## build 97
==> flow/design.v (excerpt) <==
module breakout
	(
		input         clk,
		input         resetn,        
		input  [1:0]  go,            
		input         paddle_tick,   
		input         ball_tick,     
		output [8:0]  x,
		output [7:0]  y,
		output [2:0]  colour,
		output        plot
	);
Size: ~2,200 cells after synthesis, roughly 18,000 um^2 of cells after synthesis.
Settings: LEC_CHECK=0, CAP_MARGIN=20, CELL_PAD_IN_SITES_DETAIL_PLACEMENT=1, CORE_MARGIN=2, CORE_UTILIZATION=40, HOLD_SLACK_MARGIN=-0.1, MIN_ROUTING_LAYER=met2, PLACE_DENSITY_LB_ADDON=0.08, SETUP_SLACK_MARGIN=1.41, SLEW_MARGIN=20; clock period 20.0 ns.
run.sh (not shown) runs the stock make flow with config.mk's settings and CLKGATE_MAP_FILE=.
## Diff of input files: build 3 against build 97
- CELL_PAD_IN_SITES_DETAIL_PLACEMENT no longer set, was 1
- HOLD_SLACK_MARGIN no longer set, was -0.1
- SETUP_SLACK_MARGIN no longer set, was 1.41
- PLACE_DENSITY_LB_ADDON no longer set, was 0.08
- MIN_ROUTING_LAYER no longer set, was met2
[summary]
Of build 3 and build 97, the lower number of cells on the worst reg-to-reg path belongs to build 97.
Number of cells on the critical path for build 3: 2 up relative to build 97
The worst relative slew slack reported for build 3 is greater than that of build 97 by 0.31 points.
In build 3, the clock power share came out 1.6 points below the value in build 97.
As far as number of hold-repair buffers added at the cts stage goes, build 97 and build 3 are indistinguishable; the numbers are identical.
Changes observed in build 3 relative to build 97: power per cell area down about 5%; routed wire length now sits lower; setup slack saw an increase; met2 global-route usage fell 14 points.
Delta (build 3 minus build 97): vias after detailed routing went down by about 30%; multi-input gate share of total cell area went up by 0.26 points.
[inputs] build 40 vs build 3
- MAX_ROUTING_LAYER newly set to met4
- CORE_ASPECT_RATIO newly set to 1.49
- CORE_UTILIZATION changed from 40 to 54
- PLACE_DENSITY_LB_ADDON newly set to 0.09
- HOLD_SLACK_MARGIN newly set to 0.03
- CELL_PAD_IN_SITES_GLOBAL_PLACEMENT newly set to 2
- CTS_CLUSTER_SIZE newly set to 47
- CAP_MARGIN changed from 20 to 10
- CORE_MARGIN changed from 2 to 5
==> comparison <==
Build 40 did not finish; the tool stopped in global placement without I/O (3_1_place_gp_skip_io) with error FLW-0024.
Of build 40 and build 3, the run reporting the higher die width was build 3.
Taking build 3 as the reference, in build 40 share of flip-flops with an asynchronous set or reset after synthesis held steady, count of mapped cells out of synthesis closely matched the old numbers, fraction of the core area occupied by cells at floorplan rose by 14 points, post-synthesis compound-gate area fraction was more or less identical.
Die area in build 40 is about 20% lower than in build 3
Here is what was changed in the inputs of build 30 compared with build 40.
- a change of CAP_MARGIN from 10 to 20
- a change of CORE_MARGIN from 5 to 2
- a deleted CTS_CLUSTER_SIZE that had been 47
- a deleted CELL_PAD_IN_SITES_GLOBAL_PLACEMENT that had been 2
- a deleted CORE_ASPECT_RATIO that had been 1.49
- a deleted PLACE_DENSITY_LB_ADDON that had been 0.09
- a deleted MAX_ROUTING_LAYER that had been met4
- a change of CORE_UTILIZATION from 54 to 66
- a deleted HOLD_SLACK_MARGIN that had been 0.03
- a change of the clock period (ns, I/O delays scaled along) from 20.0 to 6.72
## What came out
Among build 40 and build 30, the run that stopped before the end is build 40, and it is the only one. Build 30 had finished all stages when the layout checks came back failing, citing setup timing. [compare] base=build 40 new=build 30: simple-gate portion of the synthesized area held steady, die area fell 8500 um^2, die span in y dropped about 27%, starting density of the core moved up.
Inputs modified between build 30 and build 14:
- HOLD_SLACK_MARGIN: unset -> -0.1
- CORE_UTILIZATION: 66 -> 40
- PLACE_DENSITY_LB_ADDON: unset -> 0.08
- the clock period (ns, I/O delays scaled along): 6.72 -> 20.0
Findings:
- Looking at endpoint arrival time on the critical path, build 14 sits 1.70 ns above build 30.
- In build 14, the worst setup slack after placement came out 11.90 ns above the value in build 30.
- Row fmax: build 14 lower / build 30 higher
- Delta (build 14 minus build 30): global-route usage went down by 14 points, design area fell 12%.
- From build 30 to build 14 the numbers moved as follows: number of clock buffers in the layout moved up, buffering overhead fell 9.5 points.
- In summary, build 14 completed successfully, with a layout that passed the timing, DRC and antenna checks.


Starting RTL as in the previous note.
export LEC_CHECK = 0
export CAP_MARGIN = 20
export CORE_MARGIN = 2
export CORE_UTILIZATION = 67
export CTS_CLUSTER_SIZE = 37
export SLEW_MARGIN = 40
create_clock -name core_clock -period 10.4 [get_ports {clk}]
Then changed:
--- a/flow/config.mk
+++ b/flow/config.mk
@@ -7,6 +7,8 @@
 export LEC_CHECK = 0
+export ABC_AREA = 1
 export CAP_MARGIN = 20
 export CORE_MARGIN = 2
-export CORE_UTILIZATION = 67
-export CTS_CLUSTER_SIZE = 37
-export SLEW_MARGIN = 40
+export CORE_UTILIZATION = 72
+export CTS_CLUSTER_DIAMETER = 318
+export CTS_CLUSTER_SIZE = 13
+export SLEW_MARGIN = 20
==> flow/constraint.sdc (replaced) <==
create_clock -name core_clock -period 7.66 [get_ports {clk}]
set_input_delay 1.5320 -clock core_clock [delete_from_list [all_inputs] [get_ports {clk}]]
set_output_delay 1.5320 -clock core_clock [all_outputs]
set_load 0.01 [all_outputs]
What happened: With this change the flow ended with an error in global routing. Synthesized area fell by 5.7%. Die area fell by 12%. Synthesized cell count rose by 7.4%.
Then changed:
--- a/flow/config.mk
+++ b/flow/config.mk
@@ -7,3 +7,2 @@
 export LEC_CHECK = 0
-export ABC_AREA = 1
 export CAP_MARGIN = 20
@@ -11,3 +10,2 @@
 export CORE_UTILIZATION = 72
-export CTS_CLUSTER_DIAMETER = 318
 export CTS_CLUSTER_SIZE = 13
==> flow/constraint.sdc (replaced) <==
create_clock -name core_clock -period 6.77 [get_ports {clk}]
set_input_delay 1.3540 -clock core_clock [delete_from_list [all_inputs] [get_ports {clk}]]
set_output_delay 1.3540 -clock core_clock [all_outputs]
set_load 0.01 [all_outputs]
After rerunning:
- The new run completed and failed the layout checks on setup timing
- synthesized area climbs by a few percent
- die area grows by a few percent
- synthesized cell count shrinks by a few percent
Then changed:
--- a/flow/config.mk
+++ b/flow/config.mk
@@ -7,6 +7,8 @@
 export LEC_CHECK = 0
+export ABC_AREA = 1
 export CAP_MARGIN = 20
 export CORE_MARGIN = 2
-export CORE_UTILIZATION = 72
+export CORE_UTILIZATION = 68
 export CTS_CLUSTER_SIZE = 13
+export SETUP_SLACK_MARGIN = 1.85
 export SLEW_MARGIN = 20
==> flow/constraint.sdc (replaced) <==
create_clock -name core_clock -period 7.0 [get_ports {clk}]
set_input_delay 1.4000 -clock core_clock [delete_from_list [all_inputs] [get_ports {clk}]]
set_output_delay 1.4000 -clock core_clock [all_outputs]
set_load 0.01 [all_outputs]
What happened: The new run failed in global routing with ODB-0269. Area after synthesis drops by 5.7%. Die area stays flat. Synthesized cell count went up by 7.4%.
Then changed:
--- a/flow/config.mk
+++ b/flow/config.mk
@@ -7,8 +7,6 @@
 export LEC_CHECK = 0
-export ABC_AREA = 1
 export CAP_MARGIN = 20
 export CORE_MARGIN = 2
-export CORE_UTILIZATION = 68
-export CTS_CLUSTER_SIZE = 13
-export SETUP_SLACK_MARGIN = 1.85
+export CORE_UTILIZATION = 66
+export CTS_CLUSTER_SIZE = 21
 export SLEW_MARGIN = 20
==> flow/constraint.sdc (replaced) <==
create_clock -name core_clock -period 6.72 [get_ports {clk}]
set_input_delay 1.3440 -clock core_clock [delete_from_list [all_inputs] [get_ports {clk}]]
set_output_delay 1.3440 -clock core_clock [all_outputs]
set_load 0.01 [all_outputs]
After rerunning: Now the flow completed, yet does not pass: setup timing; synthesized cell count decreases by 6.9%; die size climbs by 9.0%; area after synthesis goes up by about 6%.
Then changed:
--- a/flow/config.mk
+++ b/flow/config.mk
@@ -9,4 +9,3 @@
 export CORE_MARGIN = 2
-export CORE_UTILIZATION = 66
-export CTS_CLUSTER_SIZE = 21
+export CORE_UTILIZATION = 40
 export SLEW_MARGIN = 20
==> flow/constraint.sdc (replaced) <==
create_clock -name core_clock -period 9.36 [get_ports {clk}]
set_input_delay 1.8720 -clock core_clock [delete_from_list [all_inputs] [get_ports {clk}]]
set_output_delay 1.8720 -clock core_clock [all_outputs]
set_load 0.01 [all_outputs]
Outcome: This time the run produced a clean layout. Cell area goes down by roughly a tenth. Core utilization decreases by 38 points. Power shrinks by a quarter to a third. Non-clock buffer count decreases by 264. Hold slack is about the same. Flip-flop count does not change. Via count decreases by roughly a tenth. Die area increases by well over a third.
Power figures rest on the tool's default switching activity, not on a simulated workload.
